==> flow/design.v (excerpt) <==
module OQ1_Stopwatch(AN, Seg, Dot, CLK, Start, RESET);  
	output [3:0] AN;
	output [6:0] Seg;
	output Dot;
	input CLK, Start, RESET;
	parameter R = 2'b00;
    parameter W = 2'b01;
    parameter C = 2'b10;	
	reg  [11:0] divider_ds;
	reg  [5:0]  divider_ms;
	reg  [6:0]  Seg_Temp;
	reg  [3:0]  D3,D2,D1,D0,D_Temp,AN_Temp;
	reg  [1:0]  state,n_state;
	reg         dp;
	wire        RTC_ds,RTC_ms;
	always @(posedge CLK or posedge RESET) begin
	  if(RESET) divider_ms <= 0;
	  else if(divider_ms==32) divider_ms <= 0;
      else divider_ms <= divider_ms + 1;
    end
    assign RTC_ms = ((divider_ms == 32)?1'b1:1'b0);
	always @(posedge CLK or posedge RESET) begin
      if(RESET) divider_ds <= 0;
      else if(divider_ds==3276) divider_ds <= 0;
      else if(state==C) divider_ds <= divider_ds + 1;
    end
    assign RTC_ds = ((divider_ds == 3276)?1'b1:1'b0);
	always@(posedge CLK or posedge RESET) begin
      if(RESET) begin
        state <= R;
        D3 <= 0;
        D2 <= 0;
        D1 <= 0;
        D0 <= 0;
      end else begin
        state <= n_state;
        if(RTC_ds) begin
          if(D0 == 9) begin
            D0 <= 0;
  ...
Size in the first run: about 44 flip-flops, ~15 I/O pins, ~2700 um^2 of cells after synthesis.
Settings: LEC_CHECK=0, ABC_AREA=1, CAP_MARGIN=5, CELL_PAD_IN_SITES_DETAIL_PLACEMENT=1, CORE_ASPECT_RATIO=0.8, CORE_MARGIN=4, CORE_UTILIZATION=40, CTS_CLUSTER_SIZE=97, GPL_TIMING_DRIVEN=0, HOLD_SLACK_MARGIN=-0.01, MAX_ROUTING_LAYER=met4, SLEW_MARGIN=20, TNS_END_PERCENT=60; clock period 10.0 ns.
run.sh (not shown) runs the stock make flow with config.mk's settings and CLKGATE_MAP_FILE=.
The first run finished with timing, DRC and antenna clean.
==> next run, changes <==
- ABC_AREA: 1 -> default
- CAP_MARGIN: 5 -> 20
- CELL_PAD_IN_SITES_DETAIL_PLACEMENT: 1 -> default
- CORE_ASPECT_RATIO: 0.8 -> default
- CORE_MARGIN: 4 -> 2
- CTS_CLUSTER_SIZE: 97 -> default
- GPL_TIMING_DRIVEN: 0 -> default
- HOLD_SLACK_MARGIN: -0.01 -> default
- PLACE_DENSITY_LB_ADDON: default -> 0.16
- TNS_END_PERCENT: 60 -> 5
Result: The changed run completed with no timing, DRC or antenna violations. Die area falls by 14%. Via count falls by 23%. Utilization falls by 2.9 points.
==> next run, changes <==
- ABC_AREA: default -> 1
- CAP_MARGIN: 20 -> 5
- CELL_PAD_IN_SITES_DETAIL_PLACEMENT: default -> 1
- CTS_CLUSTER_SIZE: default -> 97
- GPL_TIMING_DRIVEN: default -> 0
- HOLD_SLACK_MARGIN: default -> -0.01
- MAX_ROUTING_LAYER: met4 -> default
- PLACE_DENSITY_LB_ADDON: 0.16 -> default
- TNS_END_PERCENT: 5 -> 60
Outcome: The changed run completed with no timing, DRC or antenna violations. Cell area goes up by 9.0%. Worst setup slack is better by 19 ps. Die size goes up by 5.6%. Final cell count went up by 33%. Hold slack improves by 14 ps.
==> next run, changes <==
- ABC_AREA: 1 -> default
- CAP_MARGIN: 5 -> 20
- CELL_PAD_IN_SITES_DETAIL_PLACEMENT: 1 -> default
- CORE_ASPECT_RATIO: default -> 1.97
- CORE_UTILIZATION: 40 -> 63
- CTS_CLUSTER_SIZE: 97 -> default
- GPL_TIMING_DRIVEN: 0 -> default
- HOLD_SLACK_MARGIN: -0.01 -> default
- TNS_END_PERCENT: 60 -> default
Hold slack is better by 6.5 ps.
Non-clock buffer count drops by 3.
Fmax went down by 0.41%.
Routed wire length came out lower by 19%.
==> next run, changes <==
- CORE_ASPECT_RATIO: 1.97 -> default
- CORE_UTILIZATION: 63 -> 40
After rerunning: The new run passed the timing, DRC and antenna checks. Synthesized cell count stays the same. Routed wire length falls by roughly a tenth. Global-route usage falls by 12 points.

---

Setup of willow:
Starting RTL as in the previous note.
clock: 2.85 ns
lec_check: 0
cap_margin: 20
core_aspect_ratio: 0.87
core_margin: 2
core_utilization: 72
cts_cluster_size: 21
gpl_timing_driven: 1
max_routing_layer: met4
min_routing_layer: met1
place_density_lb_addon: 0.03
slew_margin: 20
tns_end_percent: 20
## Diff of input files: quartz against willow
- a change of CORE_UTILIZATION from 72 to 63
- a change of GPL_TIMING_DRIVEN from 1 to 0
- a change of CORE_ASPECT_RATIO from 0.87 to 1.57
- a change of the clock period (ns, I/O delays scaled along) from 2.85 to 4.95
Findings:
Looking at the reports, quartz completed the entire flow and the layout it produced met the timing, DRC and antenna checks. In quartz the count of placed standard cells including taps turned out 12 higher than in willow. Clock slew at the register clock pins of the worst setup and hold paths: willow vs quartz — no meaningful difference. quartz ended with less flip-flop and latch share of the layout cell area than willow. NOTE placed wire-length estimate after detailed placement willow->quartz increased by more than 10%.
## Diff of input files: zinc against quartz
- a deleted CTS_CLUSTER_SIZE that had been 21
- an added SETUP_SLACK_MARGIN of 1.78
- a deleted CORE_ASPECT_RATIO that had been 1.57
- a deleted GPL_TIMING_DRIVEN that had been 0
- a deleted TNS_END_PERCENT that had been 20
- a deleted PLACE_DENSITY_LB_ADDON that had been 0.03
- a change of CORE_UTILIZATION from 63 to 66
- a deleted MAX_ROUTING_LAYER that had been met4
- a deleted MIN_ROUTING_LAYER that had been met1
- a change of the clock period (ns, I/O delays scaled along) from 4.95 to 6.19
==> results <==
Power in sequential cells in zinc vs quartz: down about 20%
The relative contribution of combinational cells to total power in zinc sits 1.4 points below the value recorded for quartz.
Note that the combinational group power recorded for zinc amounts to 0.76 times the value seen in quartz.
zinc does worse than quartz on power attributed to the clock group.
Sequential power share was higher in the run labelled quartz.
#### Input delta (tundra over zinc)
- clearing SETUP_SLACK_MARGIN, which used to be 1.78
- putting TNS_END_PERCENT at 5 where nothing was set
- putting ABC_AREA at 1 where nothing was set
- putting CTS_CLUSTER_SIZE at 97 where nothing was set
- swapping 66 for 72 in CORE_UTILIZATION
- swapping 6.19 for 2.37 in the clock period (ns, I/O delays scaled along)
Results
- Re worst-case hold slack: tundra is 0.011 ns up on zinc.
- On utilization after layout, the higher figure sits with tundra, not zinc.
- tundra: register-to-register setup slack is 3.17 ns lower than what zinc reported.
What violet does differently from tundra at the input level:
- CTS_CLUSTER_SIZE now 94, was 97
- CTS_CLUSTER_DIAMETER now 389, previously not set
- TNS_END_PERCENT no longer set, was 5
- PLACE_DENSITY now 0.43, previously not set
- the clock period (ns, I/O delays scaled along) now 5.52, was 2.37
Notes after the runs:
- The final reports for violet and tundra show required arrival time at the worst endpoint higher in the former.
- Diff tundra and violet: worst stage delay on the critical path lower in tundra
- Via count: tundra vs violet — no meaningful difference
- violet against tundra: total power draw lost 1.0 mW; data arrival time at the worst-slack endpoint moved up; post-route clock period utilization moved down; number of buffers other than clock buffers in the final layout fell by 2; inverter count was more or less identical.
- violet ended up with a lower number of DRC markers after the initial detailed-route iteration than tundra did.
- On sequential share of cell area: violet sits above tundra.
#### Input delta (cedar over violet)
- removing PLACE_DENSITY (formerly 0.43)
- setting SETUP_SLACK_MARGIN to 0.51 for the first time
- changing CTS_CLUSTER_DIAMETER from 389 to 109
- setting PLACE_DENSITY_LB_ADDON to 0.0 for the first time
- removing CTS_CLUSTER_SIZE (formerly 94)
- changing the clock period (ns, I/O delays scaled along) from 5.52 to 2.21
### Flow results
Area overhead of the layout relative to synthesis is higher on cedar
cedar against violet; wire length is up by more than 10%.
Of the two values seen for timing endpoint of the critical path, Seg[0] was produced by cedar and Seg[3] by violet.
Taking violet as the reference, in cedar power dissipated in the clock network increased 55%; design area increased 70 sq um.

---

Starting RTL as in the previous note.
clock: 2.19 ns
lec_check: 0
abc_area: 1
cap_margin: 20
core_margin: 2
core_utilization: 72
cts_cluster_diameter: 109
cts_cluster_size: 95
place_density_lb_addon: 0.0
setup_slack_margin: 0.64
slew_margin: 20
tns_end_percent: 5
Change:
--- a/flow/config.mk
+++ b/flow/config.mk
@@ -7,10 +7,8 @@
 export LEC_CHECK = 0
-export ABC_AREA = 1
 export CAP_MARGIN = 20
 export CORE_MARGIN = 2
-export CORE_UTILIZATION = 72
-export CTS_CLUSTER_DIAMETER = 109
-export CTS_CLUSTER_SIZE = 95
+export CORE_UTILIZATION = 62
+export CTS_CLUSTER_SIZE = 57
 export PLACE_DENSITY_LB_ADDON = 0.0
-export SETUP_SLACK_MARGIN = 0.64
+export SETUP_SLACK_MARGIN = 1.54
 export SLEW_MARGIN = 20
==> flow/constraint.sdc (replaced) <==
create_clock -name core_clock -period 5.49 [get_ports {CLK}]
set_input_delay 1.0980 -clock core_clock [delete_from_list [all_inputs] [get_ports {CLK}]]
set_output_delay 1.0980 -clock core_clock [all_outputs]
set_load 0.01 [all_outputs]
- setup slack gets better by 2.1 ns
- design area went down by 8.7%
- wire length decreases by 17%
- synthesized area went down by 5.6%
- sequential cell count is unchanged
- total power fell by 59%
- global-route usage went down by 7.1 points
- via count is lower by 21%
Change:
--- a/flow/config.mk
+++ b/flow/config.mk
@@ -7,8 +7,7 @@
 export LEC_CHECK = 0
+export ABC_AREA = 1
 export CAP_MARGIN = 20
 export CORE_MARGIN = 2
-export CORE_UTILIZATION = 62
-export CTS_CLUSTER_SIZE = 57
-export PLACE_DENSITY_LB_ADDON = 0.0
-export SETUP_SLACK_MARGIN = 1.54
+export CORE_UTILIZATION = 72
+export CTS_CLUSTER_SIZE = 100
 export SLEW_MARGIN = 20
==> flow/constraint.sdc (replaced) <==
create_clock -name core_clock -period 2.37 [get_ports {CLK}]
set_input_delay 0.4740 -clock core_clock [delete_from_list [all_inputs] [get_ports {CLK}]]
set_output_delay 0.4740 -clock core_clock [all_outputs]
set_load 0.01 [all_outputs]
Outcome:
- clock power grows to 3.3 times its value
- sequential power grows by well over a third
- core utilization grows by 14 points
- routed wire length grows by about a fifth
- final area grows by roughly a tenth
- area after synthesis grows by a few percent
- clock skew barely changes
- via count grows by a quarter to a third
- global-route usage grows by 5.4 points
Change:
--- a/flow/config.mk
+++ b/flow/config.mk
@@ -9,6 +9,12 @@
 export CAP_MARGIN = 20
+export CORE_ASPECT_RATIO = 0.81
 export CORE_MARGIN = 2
-export CORE_UTILIZATION = 72
-export CTS_CLUSTER_SIZE = 100
+export CORE_UTILIZATION = 63
+export CTS_CLUSTER_SIZE = 26
+export GPL_TIMING_DRIVEN = 0
+export HOLD_SLACK_MARGIN = 0.15
+export MAX_ROUTING_LAYER = met4
+export MIN_ROUTING_LAYER = met1
+export SETUP_SLACK_MARGIN = 0.46
 export SLEW_MARGIN = 20
-export TNS_END_PERCENT = 5
+export TNS_END_PERCENT = 20
Outcome: The new run completed with no timing, DRC or antenna violations. Non-clock buffer count rises by 5. Area after synthesis does not change. Count of clock-buffer cells in the layout rises by 1. Die area increases by 13%. Utilization decreases by 11 points. Total power falls by 16%. Clock power goes down by 39%. Worst setup slack gains 0.34 ns. Final area came out lower by 0.89%. Fmax rises by 18%. Combinational power goes up by 11%.
Change:
==> flow/config.mk (replaced) <==
export PLATFORM = sky130hd
export DESIGN_NAME = OQ1_Stopwatch
export DESIGN_NICKNAME = OQ1_Stopwatch
export VERILOG_FILES = /design/flow/design.v
export SDC_FILE = /design/flow/constraint.sdc
export NUM_CORES = 4
export LEC_CHECK = 0
export CAP_MARGIN = 20
export CORE_MARGIN = 2
export CORE_UTILIZATION = 54
export SLEW_MARGIN = 20
==> flow/constraint.sdc (replaced) <==
create_clock -name core_clock -period 3.94 [get_ports {CLK}]
set_input_delay 0.7880 -clock core_clock [delete_from_list [all_inputs] [get_ports {CLK}]]
set_output_delay 0.7880 -clock core_clock [all_outputs]
set_load 0.01 [all_outputs]
=> The new run went through all stages and came out clean; cell area fell by a little under a tenth; worst setup slack improved by 0.77 ns; global-route usage drops by 5.9 points; worst hold slack barely changes; critical path depth climbs by 5; area after synthesis went down by a few percent; first-iteration DRC count drops by about a fifth; synthesized cell count went down by a quarter to a third; total power is lower by well over a third.

---

build 16:
OQ1_Stopwatch again, from the RTL that the note above started with.
// OQ1_Stopwatch
module OQ1_Stopwatch(AN, Seg, Dot, CLK, Start, RESET);  
	output [3:0] AN;
	output [6:0] Seg;
	output Dot;
	input CLK, Start, RESET;
	parameter R = 2'b00;
    parameter W = 2'b01;
    parameter C = 2'b10;	
	reg  [11:0] divider_ds;
	reg  [5:0]  divider_ms;
	reg  [6:0]  Seg_Temp;
	reg  [3:0]  D3,D2,D1,D0,D_Temp,AN_Temp;
	reg  [1:0]  state,n_state;
	reg         dp;
	wire        RTC_ds,RTC_ms;
	always @(posedge CLK or posedge RESET) begin
	  if(RESET) divider_ms <= 0;
	  else if(divider_ms==32) divider_ms <= 0;
      else divider_ms <= divider_ms + 1;
    end
    assign RTC_ms = ((divider_ms == 32)?1'b1:1'b0);
	always @(posedge CLK or posedge RESET) begin
      if(RESET) divider_ds <= 0;
      else if(divider_ds==3276) divider_ds <= 0;
      else if(state==C) divider_ds <= divider_ds + 1;
    end
    assign RTC_ds = ((divider_ds == 3276)?1'b1:1'b0);
	always@(posedge CLK or posedge RESET) begin
      if(RESET) begin
        state <= R;
        D3 <= 0;
        D2 <= 0;
        D1 <= 0;
  ...
Settings: LEC_CHECK=0, ABC_AREA=0, CAP_MARGIN=15, CELL_PAD_IN_SITES_DETAIL_PLACEMENT=2, CELL_PAD_IN_SITES_GLOBAL_PLACEMENT=3, CORE_ASPECT_RATIO=0.8, CORE_MARGIN=8, CORE_UTILIZATION=27, CTS_CLUSTER_SIZE=97, GPL_ROUTABILITY_DRIVEN=0, GPL_TIMING_DRIVEN=0, HOLD_SLACK_MARGIN=-0.01, MAX_ROUTING_LAYER=met4, SLEW_MARGIN=20, TNS_END_PERCENT=60; clock period 10.0 ns.
Input changes introduced in build 64 (baseline for comparison: build 16):
- CORE_ASPECT_RATIO: 0.8 -> unset
- GPL_TIMING_DRIVEN: 0 -> unset
- ABC_AREA: 0 -> unset
- MAX_ROUTING_LAYER: met4 -> unset
- CELL_PAD_IN_SITES_GLOBAL_PLACEMENT: 3 -> unset
- CTS_CLUSTER_SIZE: 97 -> unset
- GPL_ROUTABILITY_DRIVEN: 0 -> unset
- CORE_UTILIZATION: 27 -> 40
- TNS_END_PERCENT: 60 -> unset
- HOLD_SLACK_MARGIN: -0.01 -> unset
- CORE_MARGIN: 8 -> 2
- CELL_PAD_IN_SITES_DETAIL_PLACEMENT: 2 -> unset
- CAP_MARGIN: 15 -> 20
- the clock period (ns, I/O delays scaled along): 10.0 -> 3.94
### Flow results
Taking build 64 over build 16, the leakage power summed over all cells ratio works out to 0.927.
Total power: build 64 above build 16
Post-detailed-route wirelength per cell went down by more than 10% going from build 16 to build 64.
Looking at all-layer global routing usage across build 16 and build 64, the one that comes out lower is build 16.
Per the comparison of build 64 with build 16, number of nets in the layout has decreased; power share of the combinational group increased 0.6 points; wire length on met1 now sits lower.
~same final worst clock skew in build 16 and build 64
First-pass GRT wire length (higher): build 16
What build 76 does differently from build 64 at the input level:
- setting CELL_PAD_IN_SITES_DETAIL_PLACEMENT to 1 for the first time
- changing CAP_MARGIN from 20 to 5
- setting HOLD_SLACK_MARGIN to 0.17 for the first time
- changing the clock period (ns, I/O delays scaled along) from 3.94 to 10.0
The flow did not stop early for build 76: all stages ran, and the layout cleared the timing, DRC and antenna checks.
Build 76 against build 64: post-detailed-route wirelength per cell has increased; clock-pin slew on the worst setup and hold paths ~0 delta; sequential fraction of design power moved down.
Changes in build 53 relative to build 76:
- HOLD_SLACK_MARGIN now -0.01, was 0.17
- CORE_ASPECT_RATIO now 0.8, previously not set
- MAX_ROUTING_LAYER now met4, previously not set
- GPL_TIMING_DRIVEN now 0, previously not set
- CELL_PAD_IN_SITES_GLOBAL_PLACEMENT now 3, previously not set
- TNS_END_PERCENT now 60, previously not set
- CORE_MARGIN now 8, was 2
- CELL_PAD_IN_SITES_DETAIL_PLACEMENT now 2, was 1
- CAP_MARGIN now 15, was 5
- CTS_CLUSTER_SIZE now 97, previously not set
- ABC_AREA now 1, previously not set
==> comparison <==
- Sequential share of power for build 53 is higher than for build 76.
- The part of the power in the clock network number comes out lower for build 53 vs build 76.
- As far as number of cells on the critical path goes, build 53 and build 76 are indistinguishable; the numbers are identical.
- Compared with build 76, build 53 shows a via count of the first global-routing pass that is about 43% higher.
- The run showing the greater hold slack is build 53.
- As far as hold violation count in the final report goes, build 53 and build 76 are indistinguishable; the numbers are identical.
- Comparing build 76 and build 53, per-cell via count in the routed design is higher on build 76.
[inputs] build 7 vs build 53
- ABC_AREA no longer set, was 1
- MAX_ROUTING_LAYER no longer set, was met4
- CELL_PAD_IN_SITES_GLOBAL_PLACEMENT no longer set, was 3
- TNS_END_PERCENT now 40, was 60
- GPL_TIMING_DRIVEN no longer set, was 0
- CTS_CLUSTER_DIAMETER now 399, previously not set
- CAP_MARGIN now 20, was 15
- HOLD_SLACK_MARGIN no longer set, was -0.01
- CORE_MARGIN now 2, was 8
- CTS_CLUSTER_SIZE now 99, was 97
- CORE_ASPECT_RATIO no longer set, was 0.8
- CELL_PAD_IN_SITES_DETAIL_PLACEMENT no longer set, was 2
Findings:
The worst setup slack reported for build 7 is greater than that of build 53 by 59 ps.
In summary, build 7 completed successfully, with a layout that passed the timing, DRC and antenna checks.
Vias: build 7 below build 53
Going from build 53 to build 7, latest clock arrival within the worst-skew pair neither gained nor lost much; critical path depth stayed essentially flat.
Where minimum period implied by the final worst setup slack is concerned, build 53 is outperformed by build 7.
From build 53 to build 7 the numbers moved as follows: power lower, fraction of the cycle the final worst path needs went down 0.59 points, share of cell area taken by muxes after synthesis picked up an extra 4.2 points, overall die area saw a decrease, total detailed-routing wirelength went down 40%.
Modified inputs, build 51 compared to build 7
- CTS_CLUSTER_DIAMETER: 399 -> 169
- CELL_PAD_IN_SITES_GLOBAL_PLACEMENT: unset -> 2
- CTS_CLUSTER_SIZE: 99 -> unset
- GPL_TIMING_DRIVEN: unset -> 0
- GPL_ROUTABILITY_DRIVEN: unset -> 0
- ABC_AREA: unset -> 1
- MAX_ROUTING_LAYER: unset -> met4
- PLACE_DENSITY_LB_ADDON: unset -> 0.16
- TNS_END_PERCENT: 40 -> 5
### Flow results
Density: build 51 denser than build 7
Number of cell rows in build 51 vs build 7: up 1
Of build 7 and build 51, the lower area overhead of the layout relative to synthesis belongs to build 7.
Against build 7, the final cell area of build 51 is higher.
Non-clock buffer count in the final layout in build 51 is 3 higher than in build 7
Setup slack: build 51 less than build 7
On worst slack at placement: between build 7 and build 51, it ends up higher for build 7.
Simple-gate share of the synthesized area: build 51 higher than build 7
Build 51: slew of the pin with the lowest slew margin is 440 ps lower than what build 7 reported.
Build 51 against build 7: remaining max-slew budget at the tightest pin now sits higher; total power consumption of the routed design now sits higher.
Power is estimated from default activity; no workload was simulated.
